==> inputs of build 49 <==
==> flow/design.v <==
`timescale 1ns / 1ps
module xbip_dsp48_macro_0 (
    input wire                 CLK,
    input wire                 CE,
    input wire signed  [7:0]   A,
    input wire signed  [7:0]   B,
    input wire signed  [30:0]  C,
    output wire signed [31:0]  P
);
assign P = A * B + C;
endmodule
`timescale 1ns / 1ps
module MAC(
    input wire rstn_i,
    input wire clk_i,
    input wire dsp_enable_i,
    input wire dsp_valid_i,
    input wire signed [7:0] dsp_input_i,
    input wire signed [7:0] dsp_weight_i,
    output wire valid_o_d,
    output reg done_o,
    output wire signed [31:0] dsp_output_o
);
reg signed [30:0] partial_sum;     
reg signed [31:0] dsp_output;
wire signed [31:0] dsp_temp;
wire dsp_valid_o;
reg [1:0] dsp_valid_delay;
assign dsp_output_o = dsp_output;
assign dsp_valid_o = dsp_valid_delay[0];
assign valid_o_d = dsp_valid_delay[1];
always @(posedge clk_i or negedge rstn_i) begin
    if (!rstn_i) begin
        partial_sum <= 0;
    end else if (valid_o_d) begin
        partial_sum <= 0;
    end else begin
        partial_sum <= $signed ({dsp_temp[31],dsp_temp[29:0]});
    end 
end
always @(posedge clk_i or negedge rstn_i) begin
    if (!rstn_i) begin
        dsp_valid_delay <=0;
    end
    else begin
        dsp_valid_delay[0] <= dsp_valid_i;
        dsp_valid_delay[1] <= dsp_valid_delay[0];
    end
end
always @(posedge clk_i or negedge rstn_i) begin    
    if(!rstn_i) begin
        dsp_output <= 0;
        done_o <= 0;
    end
    else if (dsp_valid_o) begin
        dsp_output <= dsp_temp;
        done_o <= 1;
    end
    else begin
        dsp_output <=0;
        done_o <= 0;
    end
end 
xbip_dsp48_macro_0 DSP_for_MAC (
    .CLK(clk_i),              
    .CE(dsp_enable_i),        
    .A(dsp_input_i),          
    .B(dsp_weight_i),         
    .C(partial_sum),          
    .P(dsp_temp)              
);
endmodule
module Quantize
#(
    parameter WIDTH_INPUT       = 32, 
    parameter WIDTH_OUTPUT      = 8,
    parameter NUM_CALCULATE     = 8,
    parameter SCALIING_FACTOR   = 2408, 
    parameter QUANTIZE_BIT      = 8
)
(
    input wire                              clk_i,           
    input wire                              rstn_i,          
    input wire                              i_q_en,          
    input wire signed   [WIDTH_INPUT-1:0]   din_i,           
    output wire signed  [WIDTH_OUTPUT-1:0]  o_qout,          
    output wire                             o_qvalid,        
    output wire                             done_o           
);
    localparam LOCAL_COUNTER = $clog2(NUM_CALCULATE);  
    reg         [LOCAL_COUNTER-1:0] rCnt;                
    reg signed  [WIDTH_INPUT-1:0]   rScaled;             
    reg signed  [WIDTH_OUTPUT-1:0]  rClipped;            
    reg     rEn_delay;                                   
    reg     q_valid;                                     
    reg     q_done;                                      
    always @(posedge clk_i) begin
        if (!rstn_i) begin
            rEn_delay <= 0;                        
        end else begin
            rEn_delay <= i_q_en;                   
        end
    end
    always @(posedge clk_i or negedge rstn_i) begin
        if (!rstn_i) begin
            rScaled <= 0;                           
        end else if(din_i >= 0) begin
            rScaled <= (din_i + SCALIING_FACTOR / 2) / SCALIING_FACTOR;  
        end else begin
            rScaled <= (din_i - SCALIING_FACTOR / 2) / SCALIING_FACTOR;  
        end
    end
    always @(posedge clk_i) begin
        if (!rstn_i) begin
            q_valid <= 0;                          
            q_done  <= 0;                          
        end else if (rEn_delay) begin
            q_valid <= 1;                          
        end else if (rCnt == NUM_CALCULATE-2) begin
            q_done  <= 1;                           
        end else if (rCnt == NUM_CALCULATE-1) begin
            q_done  <= 0;                           
            q_valid <= 0;                          
        end
    end
    always @(posedge clk_i) begin
        if (!rstn_i) begin
            rCnt    <= 0;                              
        end else if(q_valid) begin
            rCnt <= rCnt + 1;                       
        end else begin
            rCnt <= 0;                              
        end
    end
    always @(posedge clk_i or negedge rstn_i) begin
        if (!rstn_i) begin
            rClipped <= 0;                          
        end else if (q_valid | rEn_delay) begin
            case(rScaled[QUANTIZE_BIT:QUANTIZE_BIT-1])
                2'b01:  begin
                    rClipped <= {(QUANTIZE_BIT-1){1'b1}};  
                end
                2'b10:  begin
                    rClipped <= {1'b1,{(QUANTIZE_BIT-1){1'b0}}};  
                end
                default:    begin
                    rClipped <= rScaled[QUANTIZE_BIT-1:0];  
                end
            endcase
        end else begin
            rClipped <= 0;                          
        end
    end    
    assign o_qvalid = q_valid;                     
    assign done_o   = q_done;                        
    assign o_qout   = rClipped;                      
endmodule
module Dequantize
#(
    parameter WIDTH_INPUT       = 32,
    parameter WIDTH_OUTPUT      = 32,
    parameter SCALIING_FACTOR_X = 2408,   
    parameter SCALIING_FACTOR_Y = 134,    
    parameter NUM_COUNTER_BIT   = 3,
    parameter NUM_CALCULATE     = 4
)
(
    input wire  clk_i,                               
    input wire  rstn_i,                              
    input wire signed   [WIDTH_INPUT-1:0]   din_i,   
    input wire  valid_i,                             
    output wire valid_o,                             
    output wire done_o,                              
    output wire signed  [WIDTH_OUTPUT-1:0]  dout_o   
);
    reg         [NUM_COUNTER_BIT-1:0]   rCnt;            
    reg signed  [WIDTH_OUTPUT-1:0]      rScaled;         
    reg         q_done;                                  
    reg [1:0]   valid_delay;                             
    always @(posedge clk_i or negedge rstn_i) begin
        if (!rstn_i) begin
            rScaled <= 0;
        end else begin
            rScaled <= din_i * SCALIING_FACTOR_X * SCALIING_FACTOR_Y; 
        end
    end
    always @(posedge clk_i or negedge rstn_i) begin
        if (!rstn_i) begin
            q_done <= 0;
        end else if (rCnt == NUM_CALCULATE-2) begin
            q_done <= 1;
        end else if (rCnt == NUM_CALCULATE-1) begin
            q_done <= 0;
        end
    end
    always @(posedge clk_i or negedge rstn_i) begin
        if (!rstn_i) begin
            rCnt <= 0;
        end else if (valid_o) begin
            rCnt <= rCnt + 1;
        end else begin
            rCnt <= 0;
        end
    end
    always @(posedge clk_i or negedge rstn_i) begin
        if (!rstn_i) begin
            valid_delay <= 0;
        end else begin
            valid_delay[0] <= valid_i;
            valid_delay[1] <= valid_delay[0];
        end
    end
    assign done_o = q_done;
    assign valid_o = valid_delay[1];
    assign dout_o = rScaled;
endmodule
module top(
    input wire                  clk_i,           
    input wire                  rstn_i,          
    input wire                  start_i,         
    input wire signed   [31:0]  vector_x_i,      
    input wire signed   [31:0]  quant_w_i,       
    output wire                 done_o,          
    output wire signed  [31:0]  dout_o           
);
wire quantize_done;                        
wire dequantize_done;                      
wire signed [7:0]   quantized_data;          
wire signed [31:0]  mac_out [3:0];           
reg signed  [31:0]  mac_o [3:0];             
wire valid;                                
wire mac_done;                             
wire [3:0] mac_done_w;                     
assign mac_done = mac_done_w[0];
reg q_valid;                               
reg [31:0] q_in;                           
Quantize #(
    .WIDTH_INPUT(32), 
    .WIDTH_OUTPUT(8),
    .NUM_CALCULATE(8),                     
    .SCALIING_FACTOR(2408),                
    .QUANTIZE_BIT(8) 
) quantize_inst (
    .clk_i(clk_i),                         
    .rstn_i(rstn_i),                       
    .i_q_en(start_i),                      
    .din_i(vector_x_i),                    
    .o_qout(quantized_data),               
    .o_qvalid(valid),                      
    .done_o(quantize_done)                 
);
genvar i;
generate 
    for (i = 0; i < 4; i = i + 1) begin : mac_gen
        MAC mymac(
            .clk_i(clk_i),                 
            .rstn_i(rstn_i),               
            .dsp_enable_i(valid),          
            .dsp_valid_i(quantize_done),   
            .dsp_input_i(quantized_data),  
            .dsp_weight_i(quant_w_i[32-1-8*i:32-8*(i+1)]),  
            .done_o(mac_done_w[i]),        
            .dsp_output_o(mac_out[i])      
        );
        always @(posedge clk_i or negedge rstn_i) begin
            if (!rstn_i) begin
                mac_o[i] <= 0;             
            end else if (mac_done) begin
                mac_o[i] <= mac_out[i];    
            end
        end
    end
endgenerate
Dequantize #(
    .WIDTH_INPUT(32),                      
    .WIDTH_OUTPUT(32), 
    .SCALIING_FACTOR_X(2408), 
    .SCALIING_FACTOR_Y(134),
    .NUM_COUNTER_BIT(3),                   
    .NUM_CALCULATE(4) 
) dequantize_inst (
    .clk_i(clk_i),                         
    .rstn_i(rstn_i),                       
    .din_i(q_in),                          
    .valid_i(q_valid),                     
    .done_o(dequantize_done),              
    .dout_o(dout_o)                        
);
reg [1:0] qCnt;                            
always @(posedge clk_i or negedge rstn_i) begin
    if (!rstn_i) begin
        qCnt <= 0;                         
    end else if (q_valid) begin
        qCnt <= qCnt + 1;                  
    end
end
always @(posedge clk_i or negedge rstn_i) begin
    if (!rstn_i) begin
        q_valid <= 0;                      
    end else if (mac_done) begin
        q_valid <= 1;                      
    end else if (qCnt == 3) begin
        q_valid <= 0;                      
    end
end
always @(posedge clk_i or negedge rstn_i) begin
    if (!rstn_i) begin
        q_in <= 0;                         
    end else if (q_valid) begin
        q_in <= mac_o[qCnt];               
    end else begin
        q_in <= 0;                         
    end
end
assign done_o = dequantize_done ? 1 : 0;   
endmodule
==> flow/run.sh <==
#!/bin/bash
# the make line also repeats each setting of config.mk as NAME=value (left out here)
make -C /OpenROAD-flow-scripts/flow DESIGN_CONFIG=/design/flow/config.mk WORK_HOME=/design/flow/orfs CLKGATE_MAP_FILE= finish
==> flow/config.mk <==
export PLATFORM = sky130hd
export DESIGN_NAME = top
export DESIGN_NICKNAME = top
export VERILOG_FILES = /design/flow/design.v
export SDC_FILE = /design/flow/constraint.sdc
export NUM_CORES = 4
export LEC_CHECK = 0
export CAP_MARGIN = 5
export CORE_MARGIN = 2
export CORE_UTILIZATION = 68
export CTS_CLUSTER_DIAMETER = 43
export MAX_ROUTING_LAYER = met4
export SLEW_MARGIN = 20
==> flow/constraint.sdc <==
create_clock -name core_clock -period 11.4 [get_ports {clk_i}]
set_input_delay 2.2800 -clock core_clock [delete_from_list [all_inputs] [get_ports {clk_i}]]
set_output_delay 2.2800 -clock core_clock [all_outputs]
set_load 0.01 [all_outputs]
==> build 26: changes against build 49 <==
Settings changed: CAP_MARGIN 5 to 20, CORE_UTILIZATION 68 to 8, CTS_CLUSTER_DIAMETER 43 to not set, MAX_ROUTING_LAYER met4 to not set.
==> flow/constraint.sdc (replaced) <==
create_clock -name core_clock -period 39.3 [get_ports {clk_i}]
set_input_delay 7.8600 -clock core_clock [delete_from_list [all_inputs] [get_ports {clk_i}]]
set_output_delay 7.8600 -clock core_clock [all_outputs]
set_load 0.01 [all_outputs]
==> build 77: changes against build 49 <==
Settings changed: CAP_MARGIN 5 to 20, CORE_UTILIZATION 68 to 65, CTS_CLUSTER_DIAMETER 43 to not set, MAX_ROUTING_LAYER met4 to not set.
==> flow/constraint.sdc (replaced) <==
create_clock -name core_clock -period 27.1 [get_ports {clk_i}]
set_input_delay 5.4200 -clock core_clock [delete_from_list [all_inputs] [get_ports {clk_i}]]
set_output_delay 5.4200 -clock core_clock [all_outputs]
set_load 0.01 [all_outputs]
==> flow_metrics.env <==
# source this file to load flow results
export IMPL_status="complete, no violations"
export IMPL_hpwl_microns=92350
export IMPL_die_h_microns=758.1
export IMPL_clock_latency_ns=0.65
export IMPL_top_layer_used="met5"
export IMPL_rsz0062_at_grt="no"
That was build 26.
==> flow_metrics.env <==
# source this file to load flow results
export IMPL_status="finished with violations"
export IMPL_so_faults="setup timing"
export IMPL_setup_ws_ns=-10.09
export IMPL_rsz0062_at_grt="yes"
export IMPL_regArea_sq_mm=0.01064
export IMPL_top_layer_used="met4"
export IMPL_die_h_microns=262.7
export IMPL_setup_viol=9
That was build 49.
==> flow_metrics.env <==
# source this file to load flow results
export IMPL_status="complete, no violations"
export IMPL_clock_latency_ns=0.57
export IMPL_synth_distinct_cells=144
export IMPL_die_h_microns=268.6
export IMPL_critical_path_top_delay_family="AND-OR/OR-AND gates"
export IMPL_top_layer_used="met4"
export IMPL_ys_chip_area_sq_mm=0.04550
export IMPL_bufAreaShareNonClock_pct=4.609
export IMPL_drc_errors=0
That was build 77.
